==> flow/design.v (excerpt) <==
module system
  #(parameter WIDTH = 24)
   (input aclk,
    input aresetn,
    input [WIDTH-1:0] s_axis_tdata,
    input s_axis_tvalid,
    output s_axis_tready,
    input s_axis_tlast,
    input [3:0] s_axis_tuser,
    output [2*WIDTH-1:0] m_axis_tdata,
    output m_axis_tvalid,
    input m_axis_tready,
    output m_axis_tlast,
    output [3:0] m_axis_tuser);
Settings: LEC_CHECK=0, CAP_MARGIN=20, CELL_PAD_IN_SITES_GLOBAL_PLACEMENT=1, CORE_ASPECT_RATIO=0.5, CORE_MARGIN=7, CORE_UTILIZATION=48, CTS_CLUSTER_DIAMETER=209, CTS_CLUSTER_SIZE=98, GPL_TIMING_DRIVEN=1, MAX_ROUTING_LAYER=met4, PLACE_DENSITY=0.35, SETUP_SLACK_MARGIN=0.94, SLEW_MARGIN=20, TNS_END_PERCENT=15; clock period 3.34 ns.
run.sh (not shown) runs the stock make flow with config.mk's settings and CLKGATE_MAP_FILE=.
Then changed:
==> flow/config.mk (replaced) <==
export PLATFORM = sky130hd
export DESIGN_NAME = system
export DESIGN_NICKNAME = system
export VERILOG_FILES = /design/flow/design.v
export SDC_FILE = /design/flow/constraint.sdc
export NUM_CORES = 4
export LEC_CHECK = 0
export ABC_AREA = 0
export CAP_MARGIN = 35
export CELL_PAD_IN_SITES_GLOBAL_PLACEMENT = 3
export CORE_MARGIN = 2
export CORE_UTILIZATION = 48
export CTS_CLUSTER_DIAMETER = 351
export GPL_ROUTABILITY_DRIVEN = 0
export GPL_TIMING_DRIVEN = 1
export HOLD_SLACK_MARGIN = 0.23
export MAX_ROUTING_LAYER = met4
export MIN_ROUTING_LAYER = met2
export PLACE_DENSITY_LB_ADDON = 0.02
export SETUP_SLACK_MARGIN = 0.89
export SLEW_MARGIN = 30
export TNS_END_PERCENT = 75
After rerunning: The new run died in global placement (3_3_place_gp). Synthesized area does not change. Synthesized cell count does not change. Die area drops by about a fifth.
Then changed:
--- a/flow/config.mk
+++ b/flow/config.mk
@@ -8 +8 @@
-export ABC_AREA = 0
+export ABC_AREA = 1
@@ -9,0 +10 @@
+export CELL_PAD_IN_SITES_DETAIL_PLACEMENT = 1
@@ -12 +13 @@
-export CORE_UTILIZATION = 48
+export CORE_UTILIZATION = 17
@@ -15 +16 @@
-export GPL_TIMING_DRIVEN = 1
+export GPL_TIMING_DRIVEN = 0
@@ -20,3 +21,3 @@
-export SETUP_SLACK_MARGIN = 0.89
-export SLEW_MARGIN = 30
-export TNS_END_PERCENT = 75
+export SETUP_SLACK_MARGIN = -0.16
+export SLEW_MARGIN = 5
+export TNS_END_PERCENT = 5
==> flow/constraint.sdc (replaced) <==
create_clock -name core_clock -period 3.02 [get_ports {aclk}]
set_input_delay 0.6040 -clock core_clock [delete_from_list [all_inputs] [get_ports {aclk}]]
set_output_delay 0.6040 -clock core_clock [all_outputs]
set_load 0.01 [all_outputs]
Effect: This time the run produced a clean layout. Area after synthesis grows by 1.5%. Die size grows to 2.8 times its value. Synthesized cell count grows by 45%.
Then changed:
==> flow/config.mk (replaced) <==
export PLATFORM = sky130hd
export DESIGN_NAME = system
export DESIGN_NICKNAME = system
export VERILOG_FILES = /design/flow/design.v
export SDC_FILE = /design/flow/constraint.sdc
export NUM_CORES = 4
export LEC_CHECK = 0
export CAP_MARGIN = 20
export CORE_MARGIN = 2
export CORE_UTILIZATION = 69
export SLEW_MARGIN = 20
==> flow/constraint.sdc (replaced) <==
create_clock -name core_clock -period 2.78 [get_ports {aclk}]
set_input_delay 0.5560 -clock core_clock [delete_from_list [all_inputs] [get_ports {aclk}]]
set_output_delay 0.5560 -clock core_clock [all_outputs]
set_load 0.01 [all_outputs]
Outcome: The changed run passed the timing, DRC and antenna checks. Sequential cell count does not change. Cell count shrinks by 47%. Worst hold slack loses 9.4 ps. Critical path depth shrinks by 5. Total power shrinks by 9.5%. Clock power shrinks by 35%. First-iteration DRC count shrinks by 24%. Worst setup slack gains 180 ps.

========
The RTL this note starts from:
==> flow/design.v <==
`timescale 1ns / 1ps
module scrambler
 #(parameter WIDTH = 32,
   parameter SEED = 7'b1111111)
  (input aclk,
   input aresetn,
   input [WIDTH-1:0] s_axis_tdata,
   input [3:0] s_axis_tuser,
   input s_axis_tvalid,
   output s_axis_tready,
   input s_axis_tlast,
   output reg [WIDTH-1:0] m_axis_tdata,
   output reg [3:0] m_axis_tuser,
   output reg m_axis_tvalid,
   input m_axis_tready,
   output reg m_axis_tlast);
  localparam TAIL_MASK = {{7{1'b0}}, {(WIDTH-7){1'b1}}};
  wire axis_tready_int = m_axis_tready;
  assign s_axis_tready = axis_tready_int;
  wire m_handshake = m_axis_tvalid && axis_tready_int;
  wire s_handshake = s_axis_tvalid && axis_tready_int;
  reg [6:0] lfsr;
  wire [WIDTH-1:0] fb;
  genvar i;
  generate
    for (i = 0; i < WIDTH; i = i + 1) begin : gen_feedback
      if (i < 4)
        assign fb[i] = lfsr[i+3] ^ lfsr[i];
      else if (i < 7)
        assign fb[i] = lfsr[i] ^ fb[i-4];
      else
        assign fb[i] = fb[i-7] ^ fb[i-4];
    end
  endgenerate
  always @(posedge aclk)
    if (~aresetn) begin
      m_axis_tdata <= {WIDTH{1'b0}};
      m_axis_tuser <= 4'h0;
      m_axis_tlast <= 1'b0;
      m_axis_tvalid <= 1'b0;
    end
    else if (s_handshake) begin
      if (s_axis_tlast)
        m_axis_tdata <= (s_axis_tdata ^ fb) & TAIL_MASK;
      else
        m_axis_tdata <= s_axis_tdata ^ fb;
      m_axis_tuser <= s_axis_tuser;
      m_axis_tlast <= s_axis_tlast;
      m_axis_tvalid <= 1'b1;
    end
    else if (m_handshake)
      m_axis_tvalid <= 1'b0;
  always @(posedge aclk)
    if (~aresetn)
      lfsr <= SEED;
    else if (s_handshake)
      lfsr <= fb[WIDTH-1:WIDTH-7];
endmodule
`timescale 1ns / 1ps
module encoder
 #(parameter WIDTH = 24)
  (input aclk,
   input aresetn,
   input [WIDTH-1:0] s_axis_tdata,
   input [3:0] s_axis_tuser,
   input s_axis_tvalid,
   output s_axis_tready,
   input s_axis_tlast,
   output reg [2*WIDTH-1:0] m_axis_tdata,
   output reg [3:0] m_axis_tuser,
   output reg m_axis_tvalid,
   input m_axis_tready,
   output reg m_axis_tlast);
  localparam HISTSIZE = 6;
  wire axis_tready_int = m_axis_tready;
  assign s_axis_tready = axis_tready_int;
  wire m_handshake = m_axis_tvalid && axis_tready_int;
  wire s_handshake = s_axis_tvalid && axis_tready_int;
  reg [2*WIDTH-1:0] m_axis_tdata_int;
  wire [WIDTH-1:0] g0;
  wire [WIDTH-1:0] g1;
  wire [2*WIDTH-1:0] hr;
  wire [2*WIDTH-1:0] tfr;
  wire [2*WIDTH-1:0] ttr;
  reg [HISTSIZE-1:0] history;
  wire [WIDTH+HISTSIZE-1:0] operand = {s_axis_tdata, history};
  genvar i;
  generate
    for (i = 0; i < WIDTH; i = i + 1) begin : gen_poly
      assign g0[i] = operand[i+6] ^ operand[i+4] ^ operand[i+3] ^ operand[i+1] ^ operand[i];
      assign g1[i] = g0[i] ^ operand[i+5] ^ operand[i+1];
    end
    for (i = 0; i < 2*WIDTH-1; i = i + 2) begin : gen_half_rate
      assign hr[i]   = g0[i/2];
      assign hr[i+1] = g1[i/2];
    end
    for (i = 0; i < 3*WIDTH/2-2; i = i + 3) begin : gen_two_thirds
      assign ttr[i]   = g0[2*(i/3)];
      assign ttr[i+1] = g1[2*(i/3)];
      assign ttr[i+2] = g0[2*(i/3)+1];
    end
    for (i = 0; i < 4*WIDTH/3-3; i = i + 4) begin : gen_three_fourths
      assign tfr[i]   = g0[i-i/4];
      assign tfr[i+1] = g1[i-i/4];
      assign tfr[i+2] = g0[i-i/4+1];
      assign tfr[i+3] = g1[i-i/4+2];
    end
  endgenerate
  assign ttr[2*WIDTH-1:3*WIDTH/2] = 0;
  assign tfr[2*WIDTH-1:4*WIDTH/3] = 0;
  always @*
    case (s_axis_tuser)
      4'b1111, 4'b0111, 4'b1011, 4'b0011:
        m_axis_tdata_int = tfr;
      4'b0001:
        m_axis_tdata_int = ttr;
      default:
        m_axis_tdata_int = hr;
    endcase
  always @(posedge aclk)
    if (~aresetn) begin
      m_axis_tdata <= {2*WIDTH{1'b0}};
      m_axis_tuser <= 4'h0;
      m_axis_tlast <= 1'b0;
      m_axis_tvalid <= 1'b0;
    end
    else if (s_handshake) begin
      m_axis_tdata <= m_axis_tdata_int;
      m_axis_tuser <= s_axis_tuser;
      m_axis_tlast <= s_axis_tlast;
      m_axis_tvalid <= 1'b1;
    end
    else if (m_handshake)
      m_axis_tvalid <= 1'b0;
  always @(posedge aclk)
    if (~aresetn)
      history <= {HISTSIZE{1'b0}};
    else if (s_handshake)
      history <= s_axis_tdata[WIDTH-1:WIDTH-HISTSIZE];
endmodule
`timescale 1ns / 1ps
module system
  #(parameter WIDTH = 24)
   (input aclk,
    input aresetn,
    input [WIDTH-1:0] s_axis_tdata,
    input s_axis_tvalid,
    output s_axis_tready,
    input s_axis_tlast,
    input [3:0] s_axis_tuser,
    output [2*WIDTH-1:0] m_axis_tdata,
    output m_axis_tvalid,
    input m_axis_tready,
    output m_axis_tlast,
    output [3:0] m_axis_tuser);
    localparam SEED = 7'b1011101;
    wire [WIDTH-1:0] s2e_tdata;
    wire s2e_tvalid;
    wire s2e_tready;
    wire s2e_tlast;
    wire [3:0] s2e_tuser;
    scrambler #(.WIDTH(WIDTH), .SEED(SEED)) scrambler_i(
        .aclk(aclk),
        .aresetn(aresetn),
        .s_axis_tdata(s_axis_tdata),
        .s_axis_tvalid(s_axis_tvalid),
        .s_axis_tready(s_axis_tready),
        .s_axis_tuser(s_axis_tuser),
        .s_axis_tlast(s_axis_tlast),
        .m_axis_tdata(s2e_tdata),
        .m_axis_tvalid(s2e_tvalid),
        .m_axis_tready(s2e_tready),
        .m_axis_tuser(s2e_tuser),
        .m_axis_tlast(s2e_tlast)
    );
    encoder #(.WIDTH(WIDTH)) encoder_i(
        .aclk(aclk),
        .aresetn(aresetn),
        .s_axis_tdata(s2e_tdata),
        .s_axis_tvalid(s2e_tvalid),
        .s_axis_tready(s2e_tready),
        .s_axis_tuser(s2e_tuser),
        .s_axis_tlast(s2e_tlast),
        .m_axis_tdata(m_axis_tdata),
        .m_axis_tvalid(m_axis_tvalid),
        .m_axis_tready(m_axis_tready),
        .m_axis_tuser(m_axis_tuser),
        .m_axis_tlast(m_axis_tlast)
    );
endmodule
clock: 2.07 ns
lec_check: 0
abc_area: 1
cap_margin: 20
core_aspect_ratio: 0.5
core_margin: 2
core_utilization: 72
cts_cluster_diameter: 378
cts_cluster_size: 93
hold_slack_margin: -0.09
place_density: 0.37
slew_margin: 35
tns_end_percent: 5
The starting point produced a layout that fails on negative setup slack.
Then changed:
Settings changed: CORE_ASPECT_RATIO 0.5 to 0.69, CTS_CLUSTER_DIAMETER 378 to 371, CTS_CLUSTER_SIZE 93 to 98, HOLD_SLACK_MARGIN -0.09 to unset, PLACE_DENSITY 0.37 to unset, SLEW_MARGIN 35 to 20.
Clock period 2.07 ns to 2.12 ns, I/O delays scaled along.
After rerunning:
- The new run ran to the end with no violations
- final area is about the same
- synthesized cell count does not change
- clock skew is about the same
- routed wire length shrinks by 7.1%
Then changed:
Settings changed: ABC_AREA 1 to unset, CORE_ASPECT_RATIO 0.69 to unset, CORE_UTILIZATION 72 to 40, CTS_CLUSTER_DIAMETER 371 to unset, CTS_CLUSTER_SIZE 98 to unset, TNS_END_PERCENT 5 to unset.
Clock period 2.12 ns to 2.78 ns, I/O delays scaled along.
Result: The new run completed without violations; die size is higher by well over a third; non-clock buffer count goes down by 7; routed wire length fell by about a fifth; power is lower by a quarter to a third; area after synthesis shrinks slightly; sequential share of layout area rose by 0.64 points; via count came out lower by a quarter to a third; combinational power came out lower by a quarter to a third; synthesized cell count fell by a quarter to a third.
Then changed:
Settings changed: CORE_UTILIZATION 40 to 70, CTS_CLUSTER_SIZE set to 40.
Clock period 2.78 ns to 1.6 ns, I/O delays scaled along.
The new run failed in clock tree synthesis (4_1_cts) on DPL-0038. Area after synthesis stays the same. Synthesized cell count does not change. Die area went down by 42%.
Power figures rest on the tool's default switching activity, not on a simulated workload.
